Design custom_cpu, start of the top module:
module custom_cpu(
	input         clk,
	input         rst,
	output [31:0] PC,
	output        Inst_Req_Valid,
	input         Inst_Req_Ready,
	input  [31:0] Instruction,
	input         Inst_Valid,
	output        Inst_Ready,
	output [31:0] Address,
	output        MemWrite,
	output [31:0] Write_data,
	output [ 3:0] Write_strb,
	output        MemRead,
	input         Mem_Req_Ready,
	input  [31:0] Read_data,
	input         Read_data_Valid,
	output        Read_data_Ready,
	output [31:0] cpu_perf_cnt_0,
	output [31:0] cpu_perf_cnt_1,
	output [31:0] cpu_perf_cnt_2
);
Size: ~6800 cells after synthesis, roughly 1300 flip-flops, about 270 I/O pins.
export LEC_CHECK = 0
export CAP_MARGIN = 20
export CELL_PAD_IN_SITES_GLOBAL_PLACEMENT = 2
export CORE_ASPECT_RATIO = 0.78
export CORE_MARGIN = 2
export CORE_UTILIZATION = 63
export CTS_CLUSTER_DIAMETER = 351
export CTS_CLUSTER_SIZE = 79
export GPL_TIMING_DRIVEN = 0
export MAX_ROUTING_LAYER = met4
export PLACE_DENSITY_LB_ADDON = 0.2
export SLEW_MARGIN = 15
create_clock -name core_clock -period 11.0 [get_ports {clk}]
run.sh (not shown) runs the stock make flow with config.mk's settings and CLKGATE_MAP_FILE=.
The first run did not get past 3_3_place_gp.
==> next run, changes <==
Settings changed: CELL_PAD_IN_SITES_GLOBAL_PLACEMENT 2 to default, CORE_ASPECT_RATIO 0.78 to default, CORE_UTILIZATION 63 to 67, CTS_CLUSTER_DIAMETER 351 to default, CTS_CLUSTER_SIZE 79 to 25, GPL_TIMING_DRIVEN 0 to default, MAX_ROUTING_LAYER met4 to default, PLACE_DENSITY_LB_ADDON 0.2 to default, SLEW_MARGIN 15 to 20.
Clock period 11.0 ns to 8.47 ns, I/O delays scaled along.
The changed run ended with an error in 5_1_grt, error ODB-0269.
Area after synthesis is unchanged.
Synthesized cell count does not change.
Die size shrinks by 5.9%.
==> next run, changes <==
Settings changed: CAP_MARGIN 20 to 30, CORE_UTILIZATION 67 to 40, CTS_CLUSTER_DIAMETER from default to 326, CTS_CLUSTER_SIZE 25 to default, TNS_END_PERCENT from default to 95.
Clock period 8.47 ns to 11.0 ns, I/O delays scaled along.
What happened: The changed run finished clean. Die size climbs by well over a third. Synthesized cell count stays the same. Area after synthesis does not change.
==> next run, changes <==
Settings changed: CAP_MARGIN 30 to 20, CORE_UTILIZATION 40 to 69, CTS_CLUSTER_DIAMETER 326 to default, TNS_END_PERCENT 95 to default.
Clock period 11.0 ns to 10.6 ns, I/O delays scaled along.
This time the run ended with an error in 5_1_grt with ODB-0269.
Die size falls by well over a third.
Area after synthesis does not change.
Synthesized cell count stays the same.
==> next run, changes <==
Settings changed: CORE_ASPECT_RATIO from default to 0.5, CORE_UTILIZATION 69 to 72, CTS_CLUSTER_DIAMETER from default to 364, CTS_CLUSTER_SIZE from default to 99, PLACE_DENSITY from default to 0.39, SETUP_SLACK_MARGIN from default to -0.88, TNS_END_PERCENT from default to 10.
Clock period 10.6 ns to 8.98 ns, I/O delays scaled along.
This time the run stopped in 4_1_cts on DPL-0033; synthesized area is unchanged; synthesized cell count is unchanged; die size falls by 4.0%.
==> next run, changes <==
Settings changed: CELL_PAD_IN_SITES_GLOBAL_PLACEMENT from default to 1, CORE_ASPECT_RATIO 0.5 to 1.09, CORE_UTILIZATION 72 to 40, CTS_CLUSTER_DIAMETER 364 to 351, CTS_CLUSTER_SIZE 99 to default, PLACE_DENSITY 0.39 to default, SETUP_SLACK_MARGIN -0.88 to 3.04, SLEW_MARGIN 20 to 15, TNS_END_PERCENT 10 to default.
Clock period 8.98 ns to 11.0 ns, I/O delays scaled along.
After rerunning: The new run reached the layout checks and failed them: max-capacitance violations, max-slew violations. Die size is higher by 79%. Synthesized area stays the same. Synthesized cell count stays the same.

* * *

job 5338:
Starting RTL as in the previous note.
make LEC_CHECK=0 CAP_MARGIN=20 CORE_MARGIN=2 CORE_UTILIZATION=40 SLEW_MARGIN=20 finish   # period 11.0 ns
Changes in job 565 relative to job 5338:
# job 5338
export LEC_CHECK = 0
export CAP_MARGIN = 20
export CORE_MARGIN = 2
export CORE_UTILIZATION = 40
export SLEW_MARGIN = 20
create_clock -name core_clock -period 11.0 [get_ports {clk}]
# job 565
export LEC_CHECK = 0
export CAP_MARGIN = 20
export CORE_MARGIN = 2
export CORE_UTILIZATION = 58
export SLEW_MARGIN = 20
create_clock -name core_clock -period 5.91 [get_ports {clk}]
Findings:
Job 565 vs job 5338 — vertical die dimension dropped by more than 10%
Die: job 565 smaller than job 5338
Sort job 5338 and job 565 by final layout net count asc -> top: job 5338
Completing all stages was not enough for job 565: its layout failed the final checks because of setup timing.
Going from job 5338 to job 565, the highest fanout seen on the critical path was found to have gone down by 26.
Job 565 ended up with sky130_fd_sc_hd__fa_1 as its library cell contributing the largest single delay on the critical path; job 5338 ended up with sky130_fd_sc_hd__mux2i_1.
Summed standard-cell area reported by yosys essentially unchanged between job 565 and job 5338.
Longest individual stage delay on the worst path is higher on job 5338
In job 565 relative to job 5338, horizontal die size had gone down by more than 10%.
| residual overflow from global routing | job 5338 vs job 565 | ≈ equal |
Relative to job 5338, initial antenna violation count increased by 26 in job 565.
> inputs changed (job 565 -> job 9188)
# job 565
export LEC_CHECK = 0
export CAP_MARGIN = 20
export CORE_MARGIN = 2
export CORE_UTILIZATION = 58
export SLEW_MARGIN = 20
create_clock -name core_clock -period 5.91 [get_ports {clk}]
# job 9188
export LEC_CHECK = 0
export CAP_MARGIN = 20
export CORE_MARGIN = 2
export CORE_UTILIZATION = 70
export SLEW_MARGIN = 20
create_clock -name core_clock -period 5.02 [get_ports {clk}]
Job 9188: aborted in 5_1_grt (tool error)
Compared to job 565, job 9188 has post-cts resize count 100 higher.
Compared with job 565, in job 9188 die size decreased by 0.025 mm² relative to the old numbers; chip width decreased by about 9% relative to the old numbers; detailed placer's ending HPWL increased by 56 mm relative to the old numbers.
